<file path="flow/design.v">
module IIR(clk, rst, Start, load, DIn, RAddr, data_done, WEN, Yn, WAddr, Finish);
	parameter n = 16;
	parameter m = 20;
	input clk, rst;
	input Start;
	input data_done;
	input [n-1:0]DIn;
	output WEN, load;
	output Finish;
	output [n-1:0]Yn;
	output [m-1:0]RAddr;
	output [m-1:0]WAddr;
	wire control_state;
	control_FSM control(
		.clk(clk), .rst(rst),
		.start(Start), .data_done(data_done), .load(load), .RAddr(RAddr), .state(control_state)
	);
	datapath dp(
		.clk(clk), .rst(rst),
		.command(control_state), .RAddr(RAddr), .DIn(DIn), .WEN(WEN), .Yn(Yn), .WAddr(WAddr), .finish(Finish)
	);
endmodule
module control_FSM(clk, rst, start, data_done, load, RAddr, state);
	parameter m = 20;
	parameter idle = 1'b0;
	parameter read = 1'b1;
	input clk, rst, start, data_done;
	output load, state;
	output [m-1:0]RAddr;
	reg load, state;
	reg [m-1:0]RAddr;
	reg next_load, next_state;
	reg [m-1:0]next_RAddr;
	always@(*) begin
		next_state = idle;
		next_load = 1'b0;
		next_RAddr = 0;
		case(state)
			idle: begin
				next_state = idle;
				next_RAddr = 0;
				next_load = 1'b0;
				if(start) begin
					next_state = read;
					next_RAddr = 0;
					next_load = 1'b1;
				end
			end
			read: begin
				next_state = read;
				next_RAddr = RAddr + 1;
				next_load = 1'b1;
				if(data_done) begin
					next_state = idle;
					next_RAddr = 0;
					next_load = 1'b0;
				end
			end
		endcase
	end
	always@(posedge clk or posedge rst) begin  
		if(rst)begin
			state <= 1'b0;
			load <= 1'b0;
			RAddr <= {m{1'b0}};
		end else begin
			state <= next_state;
			load <= next_load;
			RAddr <= next_RAddr;
		end
	end
endmodule
module datapath(clk, rst, command, RAddr, DIn, WEN, Yn, WAddr, finish);
	parameter idle = 1'b0;
	parameter write = 1'b1;
	parameter n = 16;
	parameter m = 20;
	input clk, rst, command;
	input [m-1:0]RAddr;
	input [n-1:0]DIn;
	output WEN, finish;
	output [n-1:0]Yn;
	output [m-1:0]WAddr;
	reg WEN, finish, state;
	reg [m-1:0]WAddr;
	reg next_WEN, next_finish, next_state;
	reg [m-1:0]next_WAddr;
	reg [n-1:0]x0, x1, x2, x3, x4, x5;
	reg [n-1:0]y0, y1, y2, y3, y4;
	wire [n-1:0]next_x0, next_x1, next_x2, next_x3, next_x4, next_x5;
	wire [n-1:0]next_y0, next_y1, next_y2, next_y3, next_y4;
	wire [n+6:0]a0, a1, a2, a3, a4, a5, b0, a_all;
	wire [n+8:0]b1, b2, b3, b4, b_all;
	wire [n-1:0]DIn_fix = ~command ? {n{1'b0}} : DIn;
	wire [n-1:0]x0_abs, x1_abs, x2_abs, x3_abs, x4_abs, x5_abs;
	wire [n-1:0]y0_abs, y1_abs, y2_abs, y3_abs, y4_abs;
	assign x0_abs = x0[n-1] ? (~x0 + 1) : x0;
	assign x1_abs = x1[n-1] ? (~x1 + 1) : x1;
	assign x2_abs = x2[n-1] ? (~x2 + 1) : x2;
	assign x3_abs = x3[n-1] ? (~x3 + 1) : x3;
	assign x4_abs = x4[n-1] ? (~x4 + 1) : x4;
	assign x5_abs = x5[n-1] ? (~x5 + 1) : x5;
	assign y0_abs = y0[n-1] ? (~y0 + 1) : y0;
	assign y1_abs = y1[n-1] ? (~y1 + 1) : y1;
	assign y2_abs = y2[n-1] ? (~y2 + 1) : y2;
	assign y3_abs = y3[n-1] ? (~y3 + 1) : y3;
	assign y4_abs = y4[n-1] ? (~y4 + 1) : y4;
	assign a_all = (x0[n-1] ? (~a0 + 1) : a0) +
				   (x1[n-1] ? (~a1 + 1) : a1) +
				   (x2[n-1] ? (~a2 + 1) : a2) +
				   (x3[n-1] ? (~a3 + 1) : a3) +
				   (x4[n-1] ? (~a4 + 1) : a4) +
				   (x5[n-1] ? (~a5 + 1) : a5) +
				   (y0[n-1] ? (~b0 + 1) : b0);
	assign b_all = (y1[n-1] ? b1 : (~b1 + 1)) +
				   (y2[n-1] ? (~b2 + 1) : b2) +
				   (y3[n-1] ? b3 : (~b3 + 1)) +
				   (y4[n-1] ? (~b4 + 1) : b4);
	assign Yn = a_all[n+6:7] + {b_all[n+8], b_all[n+5:7]};
	assign a0 = {x0_abs[n-1],
				( {x0_abs[n-2:0], 7'd0} >> 6 )+
				( {x0_abs[n-2:0], 7'd0} >> 9 )+
				( {x0_abs[n-2:0], 7'd0} >> 10)+
				( {x0_abs[n-2:0], 7'd0} >> 11)+
				( {x0_abs[n-2:0], 7'd0} >> 12)+
				( {x0_abs[n-2:0], 7'd0} >> 13) };
	assign a1 = {x1_abs[n-1],
				( {x1_abs[n-2:0], 7'd0} >> 6 )+
				( {x1_abs[n-2:0], 7'd0} >> 8 )+
				( {x1_abs[n-2:0], 7'd0} >> 10)+
				( {x1_abs[n-2:0], 7'd0} >> 11)+
				( {x1_abs[n-2:0], 7'd0} >> 14) };
	assign a2 = {x2_abs[n-1],
				( {x2_abs[n-2:0], 7'd0} >> 5 )+
				( {x2_abs[n-2:0], 7'd0} >> 8 )+
				( {x2_abs[n-2:0], 7'd0} >> 9 )+
				( {x2_abs[n-2:0], 7'd0} >> 11)+
				( {x2_abs[n-2:0], 7'd0} >> 14) };
	assign a3 = {x3_abs[n-1],
				( {x3_abs[n-2:0], 7'd0} >> 5 )+
				( {x3_abs[n-2:0], 7'd0} >> 8 )+
				( {x3_abs[n-2:0], 7'd0} >> 9 )+
				( {x3_abs[n-2:0], 7'd0} >> 11)+
				( {x3_abs[n-2:0], 7'd0} >> 14) };
	assign a4 = {x4_abs[n-1],
				( {x4_abs[n-2:0], 7'd0} >> 6 )+
				( {x4_abs[n-2:0], 7'd0} >> 8 )+
				( {x4_abs[n-2:0], 7'd0} >> 10)+
				( {x4_abs[n-2:0], 7'd0} >> 11)+
				( {x4_abs[n-2:0], 7'd0} >> 14) };
	assign a5 = {x5_abs[n-1],
				( {x5_abs[n-2:0], 7'd0} >> 6 )+
				( {x5_abs[n-2:0], 7'd0} >> 9 )+
				( {x5_abs[n-2:0], 7'd0} >> 10)+
				( {x5_abs[n-2:0], 7'd0} >> 11)+
				( {x5_abs[n-2:0], 7'd0} >> 12)+
				( {x5_abs[n-2:0], 7'd0} >> 13) };
	assign b0 = {y0_abs[n-1],
				( {y0_abs[n-2:0], 7'd0} >> 2 )+
				( {y0_abs[n-2:0], 7'd0} >> 3 )+
				( {y0_abs[n-2:0], 7'd0} >> 8 )+
				( {y0_abs[n-2:0], 7'd0} >> 11)+
				( {y0_abs[n-2:0], 7'd0} >> 13)+
				( {y0_abs[n-2:0], 7'd0} >> 14) };
	assign b1 = {y1_abs[n-1],
				( {2'd0, y1_abs[n-2:0], 7'd0}      )+
				( {2'd0, y1_abs[n-2:0], 7'd0} >> 1 )+
				( {2'd0, y1_abs[n-2:0], 7'd0} >> 3 )+
				( {2'd0, y1_abs[n-2:0], 7'd0} >> 6 )+
				( {2'd0, y1_abs[n-2:0], 7'd0} >> 7 )+
				( {2'd0, y1_abs[n-2:0], 7'd0} >> 8 )+
				( {2'd0, y1_abs[n-2:0], 7'd0} >> 10)+
				( {2'd0, y1_abs[n-2:0], 7'd0} >> 11)+
				( {2'd0, y1_abs[n-2:0], 7'd0} >> 12)+
				( {2'd0, y1_abs[n-2:0], 7'd0} >> 13) };
	assign b2 = {y2_abs[n-1],
				( {2'd0, y2_abs[n-2:0], 7'd0} << 1 )+
				( {2'd0, y2_abs[n-2:0], 7'd0}      )+
				( {2'd0, y2_abs[n-2:0], 7'd0} >> 2 )+
				( {2'd0, y2_abs[n-2:0], 7'd0} >> 4 )+
				( {2'd0, y2_abs[n-2:0], 7'd0} >> 5 )+
				( {2'd0, y2_abs[n-2:0], 7'd0} >> 6 )+
				( {2'd0, y2_abs[n-2:0], 7'd0} >> 7 )+
				( {2'd0, y2_abs[n-2:0], 7'd0} >> 8 ) };
	assign b3 = {y3_abs[n-1],
				( {2'd0, y3_abs[n-2:0], 7'd0} << 2 )+
				( {2'd0, y3_abs[n-2:0], 7'd0} >> 7 )+
				( {2'd0, y3_abs[n-2:0], 7'd0} >> 9 )+
				( {2'd0, y3_abs[n-2:0], 7'd0} >> 10)+
				( {2'd0, y3_abs[n-2:0], 7'd0} >> 12) };
	assign b4 = {y4_abs[n-1],
				( {2'd0, y4_abs[n-2:0], 7'd0} << 1 )+
				( {2'd0, y4_abs[n-2:0], 7'd0} >> 1 )+
				( {2'd0, y4_abs[n-2:0], 7'd0} >> 2 )+
				( {2'd0, y4_abs[n-2:0], 7'd0} >> 7 )+
				( {2'd0, y4_abs[n-2:0], 7'd0} >> 13)+
				( {2'd0, y4_abs[n-2:0], 7'd0} >> 14) };
	assign next_x0 = x1;
	assign next_x1 = x2;
	assign next_x2 = x3;
	assign next_x3 = x4;
	assign next_x4 = x5;
	assign next_x5 = DIn_fix;
	assign next_y0 = y1;
	assign next_y1 = y2;
	assign next_y2 = y3;
	assign next_y3 = y4;
	assign next_y4 = Yn;
	always@(*) begin
		next_state = idle;
		next_WEN = 1'b0;
		next_finish = 1'b0;
		next_WAddr = {m{1'b0}};
		case(state)
			idle: begin
				next_state = idle;
				next_WEN = 1'b0;
				next_finish = 1'b0;
				next_WAddr = {m{1'b0}};
				if(command) begin
					next_state = write;
					next_WEN = 1'b1;
					next_finish = 1'b0;
					next_WAddr = {m{1'b0}};
				end
			end
			write: begin
				next_state = write;
				next_WEN = 1'b1;
				next_finish = 1'b0;
				next_WAddr = RAddr;
				if(~command) begin
					next_state = idle;
					next_WEN = 1'b0;
					next_finish = 1'b1;
					next_WAddr = {m{1'b0}};
				end
			end
		endcase
	end
	always@(posedge clk or posedge rst) begin  
		if(rst)begin
			state <= 1'b0;
			WEN <= 1'b0;
			finish <= 1'b0;
			WAddr <= {m{1'b0}};
			x0 <= {n{1'b0}};
			x1 <= {n{1'b0}};
			x2 <= {n{1'b0}};
			x3 <= {n{1'b0}};
			x4 <= {n{1'b0}};
			x5 <= {n{1'b0}};
			y0 <= {n{1'b0}};
			y1 <= {n{1'b0}};
			y2 <= {n{1'b0}};
			y3 <= {n{1'b0}};
			y4 <= {n{1'b0}};
		end else begin
			state <= next_state;
			WEN <= next_WEN;
			finish <= next_finish;
			WAddr <= next_WAddr;
			x0 <= next_x0;
			x1 <= next_x1;
			x2 <= next_x2;
			x3 <= next_x3;
			x4 <= next_x4;
			x5 <= next_x5;
			y0 <= next_y0;
			y1 <= next_y1;
			y2 <= next_y2;
			y3 <= next_y3;
			y4 <= next_y4;
		end
	end
endmodule
</file>
<file path="flow/run.sh">
#!/bin/bash
# the make line also repeats each setting of config.mk as NAME=value (left out here)
make -C /OpenROAD-flow-scripts/flow DESIGN_CONFIG=/design/flow/config.mk WORK_HOME=/design/flow/orfs CLKGATE_MAP_FILE= finish
</file>
<file path="flow/config.mk">
export PLATFORM = sky130hd
export DESIGN_NAME = IIR
export DESIGN_NICKNAME = IIR
export VERILOG_FILES = /design/flow/design.v
export SDC_FILE = /design/flow/constraint.sdc
export NUM_CORES = 4
export LEC_CHECK = 0
export ABC_AREA = 1
export CAP_MARGIN = 20
export CELL_PAD_IN_SITES_GLOBAL_PLACEMENT = 0
export CORE_MARGIN = 2
export CORE_UTILIZATION = 72
export CTS_CLUSTER_DIAMETER = 191
export CTS_CLUSTER_SIZE = 80
export GPL_TIMING_DRIVEN = 1
export HOLD_SLACK_MARGIN = -0.07
export MAX_ROUTING_LAYER = met4
export PLACE_DENSITY_LB_ADDON = 0.03
export SLEW_MARGIN = 20
</file>
<file path="flow/constraint.sdc">
create_clock -name core_clock -period 12.6 [get_ports {clk}]
set_input_delay 2.5200 -clock core_clock [delete_from_list [all_inputs] [get_ports {clk}]]
set_output_delay 2.5200 -clock core_clock [all_outputs]
set_load 0.01 [all_outputs]
</file>
==> qor.csv, run 1 <==
metric;value;unit
ys_area;46550;um^2
error_line;[ERROR GRT-0232] Routing congestion too high. Check the congestion heatmap in the GUI.;
cts_sinks;219;
overflow;48;
synth-main-ff-cell;dfrtp_1;
initial_core_util;72.48;%
core;64230;um^2
track_usage;72.20;%
synth_nets;7191;
yosysWarningCount;2;
stop_stage;5_1_grt;
synthTopCellsByArea;fa_1, ha_1, dfrtp_1;
core.rowCount;93;
die_area;66710;um^2
ys_types;70;
synth-async-reset-ratio;100.0;%
cts_buffers;7;
edf_count;0;
die_x;258.3;um
fa_ha_area_share;37.16;%
synthMuxAreaShare;0;%
outcome;did not finish;
cts_max_level;1;
syn_area;46550;um^2
hold_buffers;0;
ys_top_cells_by_count;inv_1, nand2_1, ha_1;
ys_sh_simple;20.79;%
synth_top_area_share;22.49;%
cts_max_path_buffers;3;
pin_count;79;
logic_family;adder cells;
avgSynthCellArea;7.628;um^2
ys_sh_aoi;8.009;%
root_buffer;clkbuf_16;
gp_congestion;1.047;
postSynthCellCount;6103;
top_area_cell;fa_1;
post-synth-top-count-cell;inv_1;
ys_sh_xor;11.31;%
ys_seq_share;11.77;%
place.detailed.hpwl;133100;um
dieHeight;258.3;um
ys_cells;6103;
ys.flops;219;
numPortBuffers;78;
-- stage by stage --
stage | worst slack, ns | std cells | area (um^2)
after floorplan | 0.003514 | 6103 | 46860
after detailed placement | -1.380 | 8111 | 56910
after CTS | -1.132 | 8171 | 58810
after global placement | -1.019 | 8111 | 56910
-- metal layers --
metal / GRT overflow / track usage, %
met2: 31 / 91.43
met5: - / -
met1: 1 / 72.30
met4: 15 / 59.94
met3: 1 / 54.31
-- repair_timing --
action,CTS
buffers inserted,54
endpoints found under the setup margin,15
gates resized,330
pin swaps,198
==> run 2: changes to the inputs <==
- CELL_PAD_IN_SITES_GLOBAL_PLACEMENT: 0 -> not set
- CTS_CLUSTER_DIAMETER: 191 -> 400
- CTS_CLUSTER_SIZE: 80 -> 97
- GPL_TIMING_DRIVEN: 1 -> not set
- HOLD_SLACK_MARGIN: -0.07 -> not set
- MAX_ROUTING_LAYER: met4 -> not set
- PLACE_DENSITY: not set -> 0.37
- PLACE_DENSITY_LB_ADDON: 0.03 -> not set
- TNS_END_PERCENT: not set -> 20
- clock period: 12.6 -> 12.1 ns (I/O delays scaled with it)
==> qor.csv, run 2 <==
metric;value;unit
edf_count;0;
gp_congestion;1.030;
top_area_cell;fa_1;
cts_max_level;1;
synth_top_area_share;22.49;%
syn_area;46550;um^2
ys_sh_simple;20.79;%
ys_sh_aoi;8.009;%
error_line;[ERROR GRT-0232] Routing congestion too high. Check the congestion heatmap in the GUI.;
overflow;97;
ys_area;46550;um^2
hold_buffers;0;
synthMuxAreaShare;0;%
synthTopCellsByArea;fa_1, ha_1, dfrtp_1;
core.rowCount;93;
cts_sinks;219;
outcome;did not finish;
synth_nets;7191;
die_x;258.3;um
synth-main-ff-cell;dfrtp_1;
track_usage;74.26;%
ys_sh_xor;11.31;%
postSynthCellCount;6103;
place.detailed.hpwl;133700;um
avgSynthCellArea;7.628;um^2
stop_stage;5_1_grt;
core;64230;um^2
ys.flops;219;
pin_count;79;
fa_ha_area_share;37.16;%
dieHeight;258.3;um
ys_seq_share;11.77;%
logic_family;adder cells;
ys_top_cells_by_count;inv_1, nand2_1, ha_1;
yosysWarningCount;2;
initial_core_util;72.48;%
root_buffer;clkbuf_16;
ys_types;70;
post-synth-top-count-cell;inv_1;
synth-async-reset-ratio;100.0;%
post-place-ws;-1.649;ns
cts_buffers;6;
cts_max_path_buffers;3;
die_area;66710;um^2
numPortBuffers;78;
ys_cells;6103;
## run 2: what timing repair did
item,CTS
buffers inserted,21
pin swaps,51
setup endpoints to repair,16
gates resized,117
## run 2: per-layer routing
layer | GRT overflow | track usage [%]
met3 | 3 | 60.08
met2 | 49 | 92.24
met1 | 4 | 73.45
met4 | 41 | 70.50
met5 | 0 | 31.48
## run 2: stage by stage
step	cell area [um^2]	cells
3_5_place_dp	57500	8169
4_1_cts	58230	8197
2_1_floorplan	46950	6103
3_3_place_gp	57500	8169
==> run 3: changes to the inputs <==
- ABC_AREA: 1 -> 0
- CELL_PAD_IN_SITES_GLOBAL_PLACEMENT: not set -> 0
- CTS_CLUSTER_DIAMETER: 400 -> 272
- CTS_CLUSTER_SIZE: 97 -> not set
- GPL_TIMING_DRIVEN: not set -> 1
- HOLD_SLACK_MARGIN: not set -> -0.07
- MAX_ROUTING_LAYER: not set -> met4
- PLACE_DENSITY: 0.37 -> 0.64
- SETUP_SLACK_MARGIN: not set -> 4.26
- TNS_END_PERCENT: 20 -> 5
- clock period: 12.1 -> 14.3 ns (I/O delays scaled with it)
==> qor.csv, run 3 <==
metric;value;unit
fin_nets;6665;
ys_seq_share;12.43;%
core;60470;um^2
placed_area;50720;um^2
grt_max_degree;81;
initial_core_util;72.93;%
tool_warnings;36;
route.detailed.drc;0;
vias_per_cell;6.268;
timing.final.ws_setup;-1.511;ns
wirelength;134700;um
critPathMaxStageDelay;0.56;ns
cts_max_level;1;
vias;39990;
reg2reg_slack;1.87;ns
finalCritPeriodShare;110.6;%
r2r_cells;53;
cp_common_cell;fa_1;
synth-async-reset-ratio;100.0;%
pin_count;79;
outcome;complete, but fails checks;
critPathArrivalTime;12.95;ns
syn_to_final_growth;19.00;%
syn_area;44100;um^2
critPathKind;reg -> out;
core.rowCount;90;
path_depth;53;
start_kind;flip-flop;
worst_clock_skew;0.02419;ns
root_buffer;clkbuf_16;
critical_path.top_delay_family;adder cells;
top_area_cell;fa_1;
path_max_fanout;7;
insertion_delay;0.59;ns
finalHoldViolations;0;
flop_area;5480;um^2
ys_sh_aoi;14.81;%
die_x;251.5;um
cts_max_path_buffers;3;
fin_area;52480;um^2
synthMuxAreaShare;0.4710;%
drtIter0Drc;3749;
ant_nets;0;
setup_violations;10;
ys_top_cells_by_count;inv_1, ha_1, fa_1;
synth_nets;5944;
track_usage;43.43;%
crit_buf_inv;11;
crit_start;dp.x5[4]$_DFF_PP0_;
n_fill_cell;3253;
synthTopCellsByArea;fa_1, ha_1, dfrtp_1;
endpoint_kind;output port;
overflow;0;
synth-main-ff-cell;dfrtp_1;
fin_tns_setup;-8.228;ns
relSlewSlack;25.51;%
min_from;dp.y2[1]$_DFF_PP0_;
ys_sh_xor;13.35;%
max_freq;0.06325;GHz
avgSynthCellArea;9.081;um^2
postSynthCellCount;4856;
holdPathEnd;dp.y1[1]$_DFF_PP0_;
slowest_stage;or4_4;
min_path_type;reg -> reg;
path_clk_slew;0.06;ns
cts_sinks;219;
min_period;15.81;ns
numPortBuffers;78;
logic_area;36610;um^2
antenna_found_initial;2;
slew_violations;0;
yosysWarningCount;2;
logic_family;adder cells;
ys_sh_simple;13.40;%
dieHeight;251.5;um
die_area;63240;um^2
first_pass_iters;6;
so_faults;negative setup slack;
routedWlPerCell;21.11;um
post-synth-top-count-cell;inv_1;
ys_cells;4856;
grt_pass1_wl;212300;um
place.detailed.hpwl;105600;um
min_path_cells;0;
ys_types;96;
r2r-start;dp.x5[4]$_DFF_PP0_;
setup.worst_path.end;Yn[15];
grt_pass1_vias;40590;
hold_ws;0.3951;ns
rsz0062_at_grt;yes;
edf_count;0;
ys_area;44100;um^2
fa_ha_area_share;39.23;%
synth_top_area_share;23.74;%
tightest_slew;1.117;ns
post-place-ws;-1.028;ns
rr_endpoint;dp.y4[15]$_DFF_PP0_;
max-cap-violations;0;
ys.flops;219;
gp_congestion;1.015;
cts_tree;yes;
worstPathRequired;11.44;ns
cts_buffers;27;
[run 3: layout make-up]
cell class              count  share of cell area, %
diodes                      1               0.004768
clock buffers              31                  1.354
clock inverters            18                 0.4625
inverters                 670                  4.807
multi-input cells        3896                  69.76
flip-flops and latches    219                  10.44
well taps                 782                  1.864
repair buffers            763                  11.30
[run 3: per-stage QoR]
stage               util (%)  std cells
floorplan                  -       4856
global placement       83.88       6310
detailed placement     83.88       6310
CTS                    86.37       6372
global route           86.78       6380
finish                 86.78       6380
[run 3: repair_timing]
item / CTS / global route
setup endpoints to repair: 29 / 29
resized: 109 / 45
pin swaps: 42 / 30
hold endpoints to repair: 0 / 0
setup buffers: 13 / 6
hold buffers: 0 / 0
[run 3: metal layers]
layer	vias up	global-route usage [%]	wire length [um]
li1	17970	-	-
met1	19380	55.71	52790
met2	2092	69.85	63120
met3	548	7.542	12370
met4	0	15.39	6410
met5	-	-	0
==> run 4: changes to the inputs <==
- ABC_AREA: 0 -> not set
- CELL_PAD_IN_SITES_DETAIL_PLACEMENT: not set -> 1
- CELL_PAD_IN_SITES_GLOBAL_PLACEMENT: 0 -> 1
- CORE_ASPECT_RATIO: not set -> 1.48
- CORE_MARGIN: 2 -> 4
- CORE_UTILIZATION: 72 -> 63
- CTS_CLUSTER_DIAMETER: 272 -> 245
- CTS_CLUSTER_SIZE: not set -> 10
- GPL_ROUTABILITY_DRIVEN: not set -> 0
- HOLD_SLACK_MARGIN: -0.07 -> not set
- MAX_ROUTING_LAYER: met4 -> met5
- PLACE_DENSITY: 0.64 -> not set
- SETUP_SLACK_MARGIN: 4.26 -> 0.33
- TNS_END_PERCENT: 5 -> 35
- clock period: 14.3 -> 19.3 ns (I/O delays scaled with it)
==> qor.csv, run 4 <==
metric;value;unit
fin_tns_setup;-0.4957;ns
outcome;complete, but fails checks;
critical_path.top_delay_family;adder cells;
rsz0062_at_grt;yes;
critPathMaxStageDelay;0.90;ns
synth_top_area_share;23.74;%
max_freq;0.05114;GHz
holdPathEnd;dp.y3[1]$_DFF_PP0_;
cts_tree;yes;
vias_per_cell;7.056;
synth-main-ff-cell;dfrtp_1;
drtIter0Drc;3753;
dieHeight;329.9;um
initial_core_util;63.82;%
flop_area;5483;um^2
path_clk_slew;0.07;ns
core.rowCount;117;
critPathArrivalTime;15.70;ns
ys.flops;219;
core;69100;um^2
relSlewSlack;13.57;%
pin_count;79;
hold_buffers;0;
max-cap-violations;0;
setup.worst_path.end;Yn[15];
min_from;dp.y4[1]$_DFF_PP0_;
r2r_cells;42;
crit_buf_inv;4;
min_path_cells;0;
hold_ws;0.4661;ns
post-synth-top-count-cell;inv_1;
synth-async-reset-ratio;100.0;%
critPathKind;reg -> out;
syn_to_final_growth;6.392;%
cts_max_path_buffers;3;
die_x;225.5;um
ant_nets;0;
overflow;0;
tool_warnings;37;
worstPathRequired;15.44;ns
tightest_slew;1.287;ns
synth_nets;5944;
top_area_cell;fa_1;
ys_types;96;
insertion_delay;0.61;ns
finalHoldViolations;0;
fin_area;46920;um^2
so_faults;negative setup slack;
reg2reg_slack;4.70;ns
slew_violations;0;
timing.final.ws_setup;-0.2557;ns
grt_max_degree;112;
n_fill_cell;7784;
path_depth;43;
grt_pass1_vias;44530;
logic_area;36000;um^2
crit_start;dp.y1[0]$_DFF_PP0_;
start_kind;flip-flop;
track_usage;42.38;%
worst_clock_skew;0.04371;ns
min_path_type;reg -> reg;
logic_family;adder cells;
ys_top_cells_by_count;inv_1, ha_1, fa_1;
r2r-start;dp.y1[0]$_DFF_PP0_;
cp_common_cell;fa_1;
cts_sinks;219;
first_pass_iters;8;
die_area;74380;um^2
yosysWarningCount;2;
slowest_stage;xor2_1;
edf_count;0;
antenna_found_initial;3;
fin_nets;6024;
ys_sh_aoi;14.81;%
rr_endpoint;dp.y4[15]$_DFF_PP0_;
vias;41160;
avgSynthCellArea;9.081;um^2
numPortBuffers;78;
grt_pass1_wl;246600;um
path_max_fanout;8;
setup_violations;2;
syn_area;44100;um^2
ys_seq_share;12.43;%
route.detailed.drc;0;
place.detailed.hpwl;126600;um
ys_sh_simple;13.40;%
synthTopCellsByArea;fa_1, ha_1, dfrtp_1;
placed_area;46020;um^2
postSynthCellCount;4856;
routedWlPerCell;30.95;um
finalCritPeriodShare;101.3;%
ys_area;44100;um^2
cts_max_level;1;
ys_cells;4856;
min_period;19.56;ns
wirelength;180500;um
root_buffer;clkbuf_16;
endpoint_kind;output port;
ys_sh_xor;13.35;%
cts_buffers;25;
synthMuxAreaShare;0.4710;%
fa_ha_area_share;39.23;%
==> run 4: layer usage <==
metal | wire length (um) | GRT usage [%] | vias to the layer above
met1 | 56570 | 42.63 | 20180
met2 | 86820 | 76.89 | 2822
met5 | 25 | 0 | -
met3 | 14200 | 6.125 | 1501
li1 | - | - | 16650
met4 | 22880 | 34.76 | 4
==> run 4: layout make-up <==
class | count | share of cell area [%]
Inverter | 670 | 5.384
Clock inverter | 1 | 0.04267
Timing Repair Buffer | 124 | 2.400
Tap cell | 892 | 2.379
Sequential cell | 219 | 11.69
Multi-Input combinational cell | 3896 | 76.74
Antenna cell | 5 | 0.02667
Clock buffer | 26 | 1.341
==> run 4: repair_timing <==
item / 4_1_cts / 5_1_grt
setup endpoints to repair: 2 / 4
pin swaps: 0 / 2
setup buffers: 0 / 7
gates resized: 1 / 27
cloned: 0 / 0
endpoints found under the hold margin: 0 / 0
==> run 4: per-stage QoR <==
| stage | setup WS [ns] | std cells | utilization (%) |
|---|---|---|---|
| 6_report | -0.2557 | 5833 | 67.90 |
| 5_1_grt | -0.5005 | 5829 | 67.89 |
| 4_1_cts | 0.3530 | 5821 | 67.56 |
| 3_5_place_dp | 1.214 | 5794 | 66.61 |
| 3_3_place_gp | 1.751 | 5794 | 66.61 |
| 2_1_floorplan | 3.192 | 4856 | - |
==> run 5: changes to the inputs <==
- CELL_PAD_IN_SITES_DETAIL_PLACEMENT: 1 -> not set
- CELL_PAD_IN_SITES_GLOBAL_PLACEMENT: 1 -> not set
- CORE_ASPECT_RATIO: 1.48 -> not set
- CORE_MARGIN: 4 -> 2
- CORE_UTILIZATION: 63 -> 70
- CTS_CLUSTER_DIAMETER: 245 -> not set
- CTS_CLUSTER_SIZE: 10 -> 62
- GPL_ROUTABILITY_DRIVEN: 0 -> not set
- GPL_TIMING_DRIVEN: 1 -> not set
- MAX_ROUTING_LAYER: met5 -> not set
- SETUP_SLACK_MARGIN: 0.33 -> 0.82
- TNS_END_PERCENT: 35 -> not set
- clock period: 19.3 -> 6.02 ns (I/O delays scaled with it)
==> qor.csv, run 5 <==
metric;value;unit
post-place-ws;-7.949;ns
numPortBuffers;78;
edf_count;0;
logic_family;adder cells;
ys_seq_share;12.43;%
synth_nets;5944;
avgSynthCellArea;9.081;um^2
core;62620;um^2
core.rowCount;92;
place.detailed.hpwl;132700;um
pin_count;79;
syn_area;44100;um^2
ys_types;96;
cts_sinks;219;
ys_sh_simple;13.40;%
fa_ha_area_share;39.23;%
root_buffer;clkbuf_16;
synth-main-ff-cell;dfrtp_1;
dieHeight;255.0;um
ys_cells;4856;
placed_area;57960;um^2
ys_sh_aoi;14.81;%
error_line;[ERROR GRT-0116] Global routing finished with congestion. Check the congestion regions in the DRC Viewer.;
overflow;1201;
cts_buffers;25;
die_x;255.0;um
initial_core_util;70.42;%
ys_sh_xor;13.35;%
synth-async-reset-ratio;100.0;%
ys_top_cells_by_count;inv_1, ha_1, fa_1;
top_area_cell;fa_1;
post-synth-top-count-cell;inv_1;
track_usage;88.26;%
postSynthCellCount;4856;
hold_buffers;0;
yosysWarningCount;2;
ys_area;44100;um^2
stop_stage;5_1_grt;
synth_top_area_share;23.74;%
outcome;did not finish;
synthTopCellsByArea;fa_1, ha_1, dfrtp_1;
cts_max_path_buffers;3;
die_area;65020;um^2
cts_max_level;1;
gp_congestion;0.9778;
synthMuxAreaShare;0.4710;%
ys.flops;219;
run 5: timing repair:
item,in CTS
pin swaps,110
endpoints found under the setup margin,32
gates resized,259
endpoints found under the hold margin,0
buffers inserted,44
run 5: per-layer routing:
| layer | GRT usage, % | GRT overflow |
|---|---|---|
| met4 | 96.62 | 443 |
| met2 | 102.5 | 686 |
| met1 | 83.47 | 26 |
| met3 | 76.80 | 38 |
| met5 | 50.75 | 8 |
run 5: per-stage QoR:
stage / hold slack, ns / setup TNS (ns) / cells
floorplan: 0.3487 / -145.94 / 4856
global placement: 0.4273 / -164.66 / 7311
detailed placement: 0.4330 / -182.61 / 7311
CTS: 0.4433 / -177.43 / 7400
==> run 6: changes to the inputs <==
- CELL_PAD_IN_SITES_GLOBAL_PLACEMENT: not set -> 0
- CORE_UTILIZATION: 70 -> 67
- CTS_CLUSTER_SIZE: 62 -> not set
- GPL_TIMING_DRIVEN: not set -> 1
- HOLD_SLACK_MARGIN: not set -> -0.08
- MAX_ROUTING_LAYER: not set -> met4
- SETUP_SLACK_MARGIN: 0.82 -> 1.74
- clock period: 6.02 -> 16.2 ns (I/O delays scaled with it)
==> qor.csv, run 6 <==
metric;value;unit
synth_top_area_share;23.74;%
worst_clock_skew;0.02413;ns
critical_path.top_delay_family;adder cells;
ys_types;96;
synth-main-ff-cell;dfrtp_1;
synth-async-reset-ratio;100.0;%
max-cap-violations;0;
timing.final.ws_setup;0.3518;ns
fin_nets;6163;
core;65510;um^2
path_max_fanout;4;
postLayoutCoreUtil;76.20;%
rsz0062_at_grt;yes;
reg2reg_slack;4.22;ns
relSlewSlack;31.06;%
ant_nets;0;
pin_count;79;
synthMuxAreaShare;0.4710;%
ys_cells;4856;
core.rowCount;94;
hold_buffers;0;
initial_core_util;67.32;%
post-place-ws;0.2158;ns
ys_top_cells_by_count;inv_1, ha_1, fa_1;
worstPathRequired;12.96;ns
cts_sinks;219;
drtIter0Drc;3017;
setup.worst_path.end;Yn[15];
path_clk_slew;0.07;ns
wirelength;116800;um
grt_pass1_wl;183800;um
rr_endpoint;dp.y4[15]$_DFF_PP0_;
holdPathEnd;dp.x0[10]$_DFF_PP0_;
synthTopCellsByArea;fa_1, ha_1, dfrtp_1;
insertion_delay;0.60;ns
vias;35660;
die_x;260.6;um
critPathMaxStageDelay;0.57;ns
cts_max_level;1;
ys_area;44100;um^2
min_path_cells;0;
post-synth-top-count-cell;inv_1;
slew_violations;0;
finalCritPeriodShare;97.83;%
instances_no_fill;5962;
place_inst;5808;
critPathArrivalTime;12.61;ns
cts_tree;yes;
postSynthCellCount;4856;
vias_per_cell;5.981;
grt_pass1_vias;35000;
r2r-start;dp.x5[4]$_DFF_PP0_;
critPathKind;reg -> out;
grt_max_degree;80;
r2r_cells;53;
min_from;dp.x1[10]$_DFF_PP0_;
gp_congestion;1.017;
ys_sh_simple;13.40;%
max_freq;0.06310;GHz
setup_violations;0;
min_path_type;reg -> reg;
min_period;15.85;ns
place.detailed.hpwl;95940;um
endpoint_kind;output port;
ys.flops;219;
ys_sh_aoi;14.81;%
ys_sh_xor;13.35;%
numPortBuffers;78;
synth_nets;5944;
path_depth;54;
dieHeight;260.6;um
syn_area;44100;um^2
routedWlPerCell;19.60;um
overflow;0;
yosysWarningCount;2;
slowest_stage;or4_4;
ys_seq_share;12.43;%
antenna_found_initial;1;
fa_ha_area_share;39.23;%
syn_to_final_growth;13.20;%
fin_tns_setup;0;ns
top_area_cell;fa_1;
cts_buffers;27;
root_buffer;clkbuf_16;
edf_count;0;
tightest_slew;1.008;ns
route.detailed.drc;0;
crit_buf_inv;9;
die_area;67890;um^2
start_kind;flip-flop;
first_pass_iters;6;
outcome;timing/DRC/antenna clean;
logic_family;adder cells;
track_usage;35.18;%
crit_start;dp.x5[4]$_DFF_PP0_;
finalHoldViolations;0;
cts_max_path_buffers;3;
avgSynthCellArea;9.081;um^2
tool_warnings;36;
[run 6: area by class of cell]
cell class	instances	area, um^2
repair buffers	261	2211
inverters	670	2526
clock buffers	34	711.9
flip-flops and latches	219	5495
multi-input cells	3896	37710
diodes	2	5.005
clock inverters	16	180.2
well taps	864	1081
fillers	4827	15590
[run 6: per-stage QoR]
| step | area, um^2 | hold slack (ns) |
|---|---|---|
| floorplan | 44240 | 0.3487 |
| global placement | 46440 | 0.3952 |
| detailed placement | 46440 | 0.4054 |
| CTS | 48580 | 0.4190 |
| global route | 49920 | 0.4347 |
| finish | 49920 | 0.4144 |
[run 6: metal layers]
layer  up-vias  global-route usage [%]  routed length [um]
met5         -                       -                   0
met1     17430                   49.83               52640
li1      16980                       -                   -
met4         0                   7.349                2577
met3       163                   6.410                8648
met2      1089                   53.10               52980
[run 6: timing repair]
action                                  4_1_cts  5_1_grt
gates resized                               186      196
endpoints found under the setup margin       13       12
pin swaps                                    88      112
buffers inserted                             53       49
==> run 7: changes to the inputs <==
- CELL_PAD_IN_SITES_GLOBAL_PLACEMENT: 0 -> not set
- CORE_UTILIZATION: 67 -> 66
- CTS_CLUSTER_SIZE: not set -> 62
- GPL_TIMING_DRIVEN: 1 -> not set
- HOLD_SLACK_MARGIN: -0.08 -> not set
- MAX_ROUTING_LAYER: met4 -> not set
- SETUP_SLACK_MARGIN: 1.74 -> 2.05
- clock period: 16.2 -> 7.79 ns (I/O delays scaled with it)
==> qor.csv, run 7 <==
metric;value;unit
outcome;did not finish;
stop_stage;5_1_grt;
error_line;[ERROR DRT-9419] Inst _05983_ not found in insts_set_;
ys_seq_share;12.43;%
synthMuxAreaShare;0.4710;%
post-place-ws;-6.260;ns
core.rowCount;94;
die_x;262.5;um
ys_sh_simple;13.40;%
pin_count;79;
die_area;68900;um^2
core;65980;um^2
synth_top_area_share;23.74;%
logic_family;adder cells;
synth_nets;5944;
syn_area;44100;um^2
synthTopCellsByArea;fa_1, ha_1, dfrtp_1;
gp_congestion;0.9724;
edf_count;0;
cts_sinks;219;
ys_cells;4856;
cts_max_path_buffers;3;
dieHeight;262.5;um
postSynthCellCount;4856;
ys_sh_aoi;14.81;%
ys_area;44100;um^2
fa_ha_area_share;39.23;%
synth-async-reset-ratio;100.0;%
place.detailed.hpwl;121000;um
initial_core_util;66.84;%
yosysWarningCount;2;
ys.flops;219;
place_inst;7331;
synth-main-ff-cell;dfrtp_1;
cts_max_level;1;
hold_buffers;0;
ys_types;96;
avgSynthCellArea;9.081;um^2
root_buffer;clkbuf_16;
top_area_cell;fa_1;
cts_buffers;26;
numPortBuffers;78;
post-synth-top-count-cell;inv_1;
ys_top_cells_by_count;inv_1, ha_1, fa_1;
ys_sh_xor;13.35;%
run 7: metrics by stage:
| step | instance area (um^2) | setup TNS [ns] |
|---|---|---|
| global placement | 58080 | -112.14 |
| floorplan | 44410 | -91.93 |
| CTS | 60110 | -117.76 |
| detailed placement | 58080 | -121.22 |
run 7: repair_timing:
item                       4_1_cts
gates resized                  243
gates cloned                     0
setup endpoints to repair       32
buffers inserted                47
pin swaps                      104
==> run 8: changes to the inputs <==
- ABC_AREA: not set -> 1
- CORE_UTILIZATION: 66 -> 72
- CTS_CLUSTER_DIAMETER: not set -> 206
- CTS_CLUSTER_SIZE: 62 -> not set
- MAX_ROUTING_LAYER: not set -> met4
- PLACE_DENSITY: not set -> 0.66
- SETUP_SLACK_MARGIN: 2.05 -> 1.6
- clock period: 7.79 -> 10.8 ns (I/O delays scaled with it)
==> qor.csv, run 8 <==
metric;value;unit
synth-main-ff-cell;dfrtp_1;
core.rowCount;93;
yosysWarningCount;2;
ys_seq_share;11.77;%
fa_ha_area_share;37.16;%
postSynthCellCount;6103;
die_area;66710;um^2
die_x;258.3;um
place.detailed.hpwl;163600;um
edf_count;0;
ys_sh_aoi;8.009;%
error_line;[ERROR DPL-0038] Utilization greater than 100%, impossible to legalize;
ys_cells;6103;
initial_core_util;72.48;%
post-synth-top-count-cell;inv_1;
top_area_cell;fa_1;
dieHeight;258.3;um
placed_area;61330;um^2
pin_count;79;
gp_congestion;1.133;
ys_sh_xor;11.31;%
ys_top_cells_by_count;inv_1, nand2_1, ha_1;
synth_top_area_share;22.49;%
stop_stage;4_1_cts;
ys_sh_simple;20.79;%
synthMuxAreaShare;0;%
syn_area;46550;um^2
synthTopCellsByArea;fa_1, ha_1, dfrtp_1;
outcome;did not finish;
ys_types;70;
avgSynthCellArea;7.628;um^2
synth-async-reset-ratio;100.0;%
numPortBuffers;78;
logic_family;adder cells;
synth_nets;7191;
post-place-ws;-3.046;ns
ys_area;46550;um^2
core;64230;um^2
ys.flops;219;
-- run 8: through the flow --
step / cells / TNS, ns
after floorplan: 6103 / -6.196
after global placement: 8654 / -22.24
after detailed placement: 8654 / -32.88
==> run 9: changes to the inputs <==
- CTS_CLUSTER_DIAMETER: 206 -> 376
- CTS_CLUSTER_SIZE: not set -> 98
- MAX_ROUTING_LAYER: met4 -> not set
- PLACE_DENSITY: 0.66 -> not set
- SETUP_SLACK_MARGIN: 1.6 -> not set
- clock period: 10.8 -> 7.45 ns (I/O delays scaled with it)
==> qor.csv, run 9 <==
metric;value;unit
pin_count;79;
stop_stage;4_1_cts;
ys_area;46550;um^2
postSynthCellCount;6103;
synth-async-reset-ratio;100.0;%
top_area_cell;fa_1;
numPortBuffers;78;
ys_seq_share;11.77;%
synthTopCellsByArea;fa_1, ha_1, dfrtp_1;
ys_sh_aoi;8.009;%
synth-main-ff-cell;dfrtp_1;
core;64230;um^2
logic_family;adder cells;
fa_ha_area_share;37.16;%
ys_sh_xor;11.31;%
placed_area;61350;um^2
initial_core_util;72.48;%
ys_top_cells_by_count;inv_1, nand2_1, ha_1;
ys_cells;6103;
post-synth-top-count-cell;inv_1;
synth_top_area_share;22.49;%
avgSynthCellArea;7.628;um^2
core.rowCount;93;
outcome;did not finish;
dieHeight;258.3;um
die_area;66710;um^2
syn_area;46550;um^2
synth_nets;7191;
ys_types;70;
error_line;[ERROR DPL-0033] detailed placement checks failed during check placement.;
place.detailed.hpwl;163800;um
edf_count;0;
die_x;258.3;um
ys_sh_simple;20.79;%
yosysWarningCount;2;
gp_congestion;1.076;
synthMuxAreaShare;0;%
ys.flops;219;
-- run 9: per-stage QoR --
stage                     utilization, %  worst slack, ns  std cells
after floorplan                        -           -3.953       6103
after detailed placement           95.51           -5.831       8655
after global placement             95.51           -4.867       8655
==> run 10: changes to the inputs <==
- CTS_CLUSTER_DIAMETER: 376 -> not set
- CTS_CLUSTER_SIZE: 98 -> 49
- MAX_ROUTING_LAYER: not set -> met4
- PLACE_DENSITY_LB_ADDON: not set -> 0.01
- SETUP_SLACK_MARGIN: not set -> 3.5
- clock period: 7.45 -> 11.8 ns (I/O delays scaled with it)
==> qor.csv, run 10 <==
metric;value;unit
outcome;did not finish;
stop_stage;5_1_grt;
error_line;[ERROR GRT-0116] Global routing finished with congestion. Check the congestion regions in the DRC Viewer.;
die_area;66710;um^2
postSynthCellCount;6103;
ys_top_cells_by_count;inv_1, nand2_1, ha_1;
core.rowCount;93;
synthTopCellsByArea;fa_1, ha_1, dfrtp_1;
synth_top_area_share;22.49;%
yosysWarningCount;2;
cts_max_level;1;
fa_ha_area_share;37.16;%
gp_congestion;1.046;
cts_buffers;27;
syn_area;46550;um^2
initial_core_util;72.48;%
synth-async-reset-ratio;100.0;%
synth-main-ff-cell;dfrtp_1;
avgSynthCellArea;7.628;um^2
hold_buffers;0;
top_area_cell;fa_1;
cts_max_path_buffers;3;
track_usage;94.53;%
logic_family;adder cells;
die_x;258.3;um
core;64230;um^2
edf_count;0;
synth_nets;7191;
ys_types;70;
place.detailed.hpwl;143400;um
synthMuxAreaShare;0;%
numPortBuffers;78;
cts_sinks;219;
ys_sh_xor;11.31;%
overflow;2593;
ys_area;46550;um^2
root_buffer;clkbuf_16;
ys.flops;219;
ys_sh_aoi;8.009;%
dieHeight;258.3;um
ys_cells;6103;
ys_sh_simple;20.79;%
post-synth-top-count-cell;inv_1;
pin_count;79;
ys_seq_share;11.77;%
run 10: repair_timing:
action,in CTS
buffers inserted,86
setup endpoints to repair,32
pin swaps,158
gates resized,412
run 10: stage by stage:
step	cell area [um^2]	TNS [ns]	std cells	worst slack [ns]
CTS	62530	-17.85	8523	-1.808
detailed placement	59320	-17.29	8387	-2.057
global placement	59320	-10.83	8387	-1.430
floorplan	47200	-0.9221	6103	-0.4735
run 10: metal layers:
metal	GRT usage, %	overflow
met1	86.49	60
met2	112.5	1834
met3	78.20	112
met4	102.6	587
met5	-	-
==> run 11: changes to the inputs <==
- ABC_AREA: 1 -> not set
- CELL_PAD_IN_SITES_GLOBAL_PLACEMENT: not set -> 0
- CORE_UTILIZATION: 72 -> 70
- CTS_CLUSTER_SIZE: 49 -> not set
- GPL_TIMING_DRIVEN: not set -> 1
- HOLD_SLACK_MARGIN: not set -> -0.07
- PLACE_DENSITY: not set -> 0.64
- PLACE_DENSITY_LB_ADDON: 0.01 -> not set
- SETUP_SLACK_MARGIN: 3.5 -> not set
- clock period: 11.8 -> 14.8 ns (I/O delays scaled with it)
==> qor.csv, run 11 <==
metric;value;unit
relSlewSlack;31.62;%
rsz0062_at_grt;yes;
min_path_type;reg -> reg;
postLayoutCoreUtil;82.25;%
cts_sinks;219;
crit_start;dp.x0[1]$_DFF_PP0_;
ys_cells;4856;
ys_sh_xor;13.35;%
syn_to_final_growth;16.79;%
n_fill_cell;4083;
max_freq;0.06358;GHz
worst_clock_skew;0.01641;ns
start_kind;flip-flop;
synthTopCellsByArea;fa_1, ha_1, dfrtp_1;
die_area;65020;um^2
grt_pass1_wl;190500;um
vias_per_cell;5.986;
postSynthCellCount;4856;
place.detailed.hpwl;100600;um
slowest_stage;or4_4;
setup_violations;3;
synthMuxAreaShare;0.4710;%
ys_top_cells_by_count;inv_1, ha_1, fa_1;
outcome;complete, but fails checks;
pin_count;79;
min_period;15.73;ns
initial_core_util;70.42;%
synth_top_area_share;23.74;%
hold_buffers;0;
rr_endpoint;dp.y4[15]$_DFF_PP0_;
wirelength;120800;um
so_faults;negative setup slack;
core.rowCount;92;
grt_pass1_vias;37260;
ant_nets;0;
tool_warnings;35;
synth_nets;5944;
endpoint_kind;output port;
ys_types;96;
grt_max_degree;84;
ys.flops;219;
root_buffer;clkbuf_16;
crit_buf_inv;9;
reg2reg_slack;2.68;ns
hold_ws;0.4297;ns
fin_tns_setup;-1.204;ns
synth-async-reset-ratio;100.0;%
drtIter0Drc;3086;
routedWlPerCell;19.21;um
critPathMaxStageDelay;0.56;ns
setup.worst_path.end;Yn[15];
slew_violations;0;
vias;37640;
ys_sh_simple;13.40;%
ys_sh_aoi;14.81;%
holdPathEnd;dp.x3[4]$_DFF_PP0_;
timing.final.ws_setup;-0.9282;ns
min_from;dp.x4[4]$_DFF_PP0_;
cts_max_path_buffers;3;
gp_congestion;1.033;
min_path_cells;0;
core;62620;um^2
fa_ha_area_share;39.23;%
finalHoldViolations;0;
max-cap-violations;0;
cts_tree;yes;
insertion_delay;0.57;ns
path_depth;50;
synth-main-ff-cell;dfrtp_1;
numPortBuffers;78;
yosysWarningCount;2;
cts_buffers;25;
post-synth-top-count-cell;inv_1;
critical_path.top_delay_family;adder cells;
finalCritPeriodShare;106.3;%
worstPathRequired;11.84;ns
dieHeight;255.0;um
ys_seq_share;12.43;%
die_x;255.0;um
cts_max_level;1;
track_usage;37.98;%
edf_count;0;
path_clk_slew;0.07;ns
flop_area;5482;um^2
top_area_cell;fa_1;
path_max_fanout;3;
critPathKind;reg -> out;
first_pass_iters;5;
r2r_cells;49;
r2r-start;dp.x0[1]$_DFF_PP0_;
fin_nets;6509;
cp_common_cell;fa_1;
syn_area;44100;um^2
ys_area;44100;um^2
route.detailed.drc;0;
avgSynthCellArea;9.081;um^2
tightest_slew;1.026;ns
critPathArrivalTime;12.77;ns
logic_family;adder cells;
logic_area;36780;um^2
overflow;0;
antenna_found_initial;2;
## run 11: timing repair
| item | CTS | global route |
|---|---|---|
| resized | 121 | 93 |
| pin swaps | 113 | 87 |
| setup endpoints to repair | 10 | 10 |
| buffers inserted | 17 | 10 |
## run 11: metal layers
metal | up-vias | share of wire, % | GRT usage (%)
met4 | 0 | 2.8 | 8.939
met1 | 18540 | 43 | 51.97
met3 | 221 | 7.1 | 4.770
met5 | - | 0 | -
li1 | 17650 | - | -
met2 | 1236 | 47 | 60.75
## run 11: final cells by class
class                           count  area share, %
Antenna cell                        3        0.01458
Clock buffer                       31          1.336
Clock inverter                     14         0.3693
Inverter                          670          4.898
Multi-Input combinational cell   3896          71.41
Sequential cell                   219          10.64
Tap cell                          846          2.055
Timing Repair Buffer              609          9.275
## run 11: metrics by stage
step	setup WS [ns]	instances	area (um^2)
finish	-0.9282	6288	51500
CTS	-0.6648	6277	51030
global route	-1.388	6287	51500
detailed placement	-0.7840	6216	49540
global placement	-0.5183	6216	49540
floorplan	0.01720	4856	44170
==> run 12: changes to the inputs <==
- ABC_AREA: not set -> 1
- CELL_PAD_IN_SITES_GLOBAL_PLACEMENT: 0 -> not set
- CORE_UTILIZATION: 70 -> 72
- CTS_CLUSTER_SIZE: not set -> 49
- GPL_TIMING_DRIVEN: 1 -> not set
- HOLD_SLACK_MARGIN: -0.07 -> not set
- PLACE_DENSITY: 0.64 -> not set
- PLACE_DENSITY_LB_ADDON: not set -> 0.01
- SETUP_SLACK_MARGIN: not set -> -0.87
- clock period: 14.8 -> 11.9 ns (I/O delays scaled with it)
==> qor.csv, run 12 <==
metric;value;unit
cts_sinks;219;
ys_sh_xor;11.31;%
fa_ha_area_share;37.16;%
ys.flops;219;
track_usage;95.04;%
die_area;66710;um^2
core;64230;um^2
overflow;2304;
ys_sh_aoi;8.009;%
yosysWarningCount;2;
top_area_cell;fa_1;
ys_cells;6103;
core.rowCount;93;
postSynthCellCount;6103;
error_line;[ERROR GRT-0116] Global routing finished with congestion. Check the congestion regions in the DRC Viewer.;
cts_max_path_buffers;3;
edf_count;0;
logic_family;adder cells;
placed_area;59040;um^2
numPortBuffers;78;
cts_buffers;26;
dieHeight;258.3;um
synthMuxAreaShare;0;%
place.detailed.hpwl;139700;um
initial_core_util;72.48;%
ys_top_cells_by_count;inv_1, nand2_1, ha_1;
synth-main-ff-cell;dfrtp_1;
ys_area;46550;um^2
synthTopCellsByArea;fa_1, ha_1, dfrtp_1;
synth_top_area_share;22.49;%
synth_nets;7191;
place_inst;8425;
post-synth-top-count-cell;inv_1;
ys_sh_simple;20.79;%
ys_types;70;
hold_buffers;0;
root_buffer;clkbuf_16;
synth-async-reset-ratio;100.0;%
ys_seq_share;11.77;%
gp_congestion;1.037;
avgSynthCellArea;7.628;um^2
syn_area;46550;um^2
pin_count;79;
outcome;did not finish;
die_x;258.3;um
cts_max_level;1;
stop_stage;5_1_grt;
## run 12: per-layer routing
| layer | overflow | track usage [%] |
|---|---|---|
| met3 | 81 | 81.95 |
| met5 | - | - |
| met4 | 560 | 100.7 |
| met2 | 1620 | 110.7 |
| met1 | 43 | 87.84 |
## run 12: timing repair
| action | 4_1_cts |
|---|---|
| setup buffers | 69 |
| pin swaps | 174 |
| setup endpoints to repair | 16 |
| gates resized | 412 |
| endpoints found under the hold margin | 0 |
## run 12: through the flow
stage	util, %	setup slack, ns	hold slack (ns)
global placement	91.91	-1.894	0.3774
CTS	96.73	-1.867	0.4061
floorplan	-	-0.8636	0.3487
detailed placement	91.91	-2.270	0.3842
==> run 13: changes to the inputs <==
- CORE_UTILIZATION: 72 -> 71
- CTS_CLUSTER_DIAMETER: not set -> 381
- CTS_CLUSTER_SIZE: 49 -> 79
- MAX_ROUTING_LAYER: met4 -> not set
- SETUP_SLACK_MARGIN: -0.87 -> not set
- clock period: 11.9 -> 12.3 ns (I/O delays scaled with it)
==> qor.csv, run 13 <==
metric;value;unit
synth-async-reset-ratio;100.0;%
cts_max_path_buffers;3;
ys.flops;219;
core;64700;um^2
stop_stage;5_1_grt;
outcome;did not finish;
cts_max_level;1;
synth_top_area_share;22.49;%
top_area_cell;fa_1;
ys_area;46550;um^2
ys_sh_xor;11.31;%
numPortBuffers;78;
die_area;67630;um^2
initial_core_util;71.96;%
ys_sh_aoi;8.009;%
ys_types;70;
ys_sh_simple;20.79;%
avgSynthCellArea;7.628;um^2
ys_seq_share;11.77;%
dieHeight;260.1;um
postSynthCellCount;6103;
fa_ha_area_share;37.16;%
synth-main-ff-cell;dfrtp_1;
overflow;3;
post-synth-top-count-cell;inv_1;
place.detailed.hpwl;133600;um
syn_area;46550;um^2
cts_buffers;6;
edf_count;0;
die_x;260.1;um
pin_count;79;
cts_sinks;219;
yosysWarningCount;2;
root_buffer;clkbuf_16;
ys_cells;6103;
error_line;[ERROR GRT-0232] Routing congestion too high. Check the congestion heatmap in the GUI.;
logic_family;adder cells;
place_inst;8146;
ys_top_cells_by_count;inv_1, nand2_1, ha_1;
hold_buffers;0;
gp_congestion;1.023;
core.rowCount;93;
track_usage;64.67;%
synthMuxAreaShare;0;%
synthTopCellsByArea;fa_1, ha_1, dfrtp_1;
post-place-ws;-1.488;ns
synth_nets;7191;
run 13: per-layer routing:
metal | GRT overflow | track usage [%]
met1 | 0 | 65.79
met2 | 0 | 87.20
met3 | 0 | 44.45
met4 | 3 | 55.21
met5 | 0 | 25.14
run 13: metrics by stage:
step	instance area [um^2]	TNS [ns]
4_1_cts	58800	-10.68
3_5_place_dp	57350	-11.21
3_3_place_gp	57350	-6.870
2_1_floorplan	46950	-0.07548
run 13: repair_timing:
| action | in CTS |
|---|---|
| endpoints found under the setup margin | 15 |
| resized | 248 |
| buffers inserted | 55 |
| pin swaps | 130 |
